Design eight_stage_mult, start of the top module:
module eight_stage_mult(clock, reset,
                        mplier, mcand, bmask_in, inst_valid_in, dest_reg_in, NPC_in,
                        br_rec_en_1, br_rec_en_2, br_marker_1, br_marker_2, br_mispre_1, br_mispre_2,
                        bmask_out, product, inst_valid_out, dest_reg_out, NPC_out);
For scale: roughly 9,000 cells after synthesis, about 85,000 µm² of cells after synthesis.
==> flow/config.mk <==
export PLATFORM = sky130hd
export DESIGN_NAME = eight_stage_mult
export DESIGN_NICKNAME = eight_stage_mult
export VERILOG_FILES = /design/flow/design.v
export SDC_FILE = /design/flow/constraint.sdc
export NUM_CORES = 4
export LEC_CHECK = 0
export CAP_MARGIN = 20
export CORE_ASPECT_RATIO = 0.54
export CORE_MARGIN = 2
export CORE_UTILIZATION = 57
export PLACE_DENSITY_LB_ADDON = 0.05
export SETUP_SLACK_MARGIN = 1.21
export SLEW_MARGIN = 20
==> flow/constraint.sdc <==
create_clock -name core_clock -period 5.01 [get_ports {clock}]
set_input_delay 1.0020 -clock core_clock [delete_from_list [all_inputs] [get_ports {clock}]]
set_output_delay 1.0020 -clock core_clock [all_outputs]
set_load 0.01 [all_outputs]
run.sh (not shown) runs the stock make flow with config.mk's settings and CLKGATE_MAP_FILE=.
The starting point reached the layout checks and failed them: negative setup slack.
Then changed:
- ABC_AREA: unset -> 0
- CAP_MARGIN: 20 -> 30
- CELL_PAD_IN_SITES_DETAIL_PLACEMENT: unset -> 2
- CELL_PAD_IN_SITES_GLOBAL_PLACEMENT: unset -> 0
- CORE_ASPECT_RATIO: 0.54 -> unset
- CORE_UTILIZATION: 57 -> 61
- CTS_CLUSTER_DIAMETER: unset -> 113
- CTS_CLUSTER_SIZE: unset -> 31
- GPL_ROUTABILITY_DRIVEN: unset -> 0
- MAX_ROUTING_LAYER: unset -> met4
- MIN_ROUTING_LAYER: unset -> met2
- PLACE_DENSITY_LB_ADDON: 0.05 -> unset
- SETUP_SLACK_MARGIN: 1.21 -> 0.4
- TNS_END_PERCENT: unset -> 30
- clock period: 5.01 -> 5.97 ns (I/O delays scaled with it)
Effect: The new run died in detailed placement (3_5_place_dp); area after synthesis is unchanged; synthesized cell count is unchanged; die area falls by about 6.6%.
Then changed:
- ABC_AREA: 0 -> 1
- CAP_MARGIN: 30 -> 0
- CELL_PAD_IN_SITES_DETAIL_PLACEMENT: 2 -> unset
- CELL_PAD_IN_SITES_GLOBAL_PLACEMENT: 0 -> unset
- CORE_UTILIZATION: 61 -> 72
- CTS_CLUSTER_DIAMETER: 113 -> 237
- CTS_CLUSTER_SIZE: 31 -> 84
- GPL_ROUTABILITY_DRIVEN: 0 -> unset
- HOLD_SLACK_MARGIN: unset -> -0.07
- MAX_ROUTING_LAYER: met4 -> unset
- MIN_ROUTING_LAYER: met2 -> unset
- PLACE_DENSITY: unset -> 0.37
- SETUP_SLACK_MARGIN: 0.4 -> 0.94
- TNS_END_PERCENT: 30 -> unset
- clock period: 5.97 -> 3.38 ns (I/O delays scaled with it)
Outcome:
- With this change the flow failed in global routing (5_1_grt), error GRT-0116
- synthesized area went up by 7.2%
- die size drops by 9.1%
- synthesized cell count grows by 27%
Then changed:
- ABC_AREA: 1 -> 0
- CAP_MARGIN: 0 -> 20
- CELL_PAD_IN_SITES_DETAIL_PLACEMENT: unset -> 0
- CELL_PAD_IN_SITES_GLOBAL_PLACEMENT: unset -> 0
- CTS_CLUSTER_DIAMETER: 237 -> 172
- CTS_CLUSTER_SIZE: 84 -> 14
- GPL_ROUTABILITY_DRIVEN: unset -> 1
- GPL_TIMING_DRIVEN: unset -> 1
- HOLD_SLACK_MARGIN: -0.07 -> unset
- MAX_ROUTING_LAYER: unset -> met4
- PLACE_DENSITY: 0.37 -> 0.65
- SETUP_SLACK_MARGIN: 0.94 -> 1.72
- clock period: 3.38 -> 7.0 ns (I/O delays scaled with it)
Outcome: Now the flow completed, yet does not pass: negative setup slack. Die area decreases by 6.6%. Synthesized cell count decreases by 21%. Synthesized area decreases by 6.7%.


Starting RTL as in the previous note.
Settings: LEC_CHECK=0, CAP_MARGIN=20, CORE_MARGIN=2, CORE_UTILIZATION=72, PLACE_DENSITY=0.67, SETUP_SLACK_MARGIN=1.79, SLEW_MARGIN=20; clock period 5.94 ns.
The first run ran to the end with violations: setup timing.
Rerun with:
- PLACE_DENSITY: 0.67 -> 0.66
- SETUP_SLACK_MARGIN: 1.79 -> default
- clock period: 5.94 -> 6.02 ns (I/O delays scaled with it)
After rerunning:
- The changed run reached the layout checks and failed them: setup timing
- via count fell by 11%
- clock skew shrinks by 0.030 ns
- worst setup slack improves by 1.1 ns
- routed wire length goes down by about 20%
- final cell count came out lower by 2.1%
Rerun with:
- CORE_UTILIZATION: 72 -> 32
- PLACE_DENSITY: 0.66 -> 0.6
- clock period: 6.02 -> 8.44 ns (I/O delays scaled with it)
What happened:
- The changed run passed the timing, DRC and antenna checks
- non-clock buffer count fell by 738
- worst setup slack is better by 1.5 ns
- routed wire length fell by 17%
- synthesized cell count is unchanged
- clock-buffer cell count rose by 4
Rerun with:
- CAP_MARGIN: 20 -> 5
- CORE_UTILIZATION: 32 -> 72
- CTS_CLUSTER_SIZE: default -> 63
- PLACE_DENSITY: 0.6 -> 0.66
- clock period: 8.44 -> 6.92 ns (I/O delays scaled with it)
Outcome: The changed run finished but fails on setup timing; final cell count decreases by 12%; sequential share of layout area decreases by 0.62 points; setup slack is worse by 0.50 ns; final area increases by 4.1%.
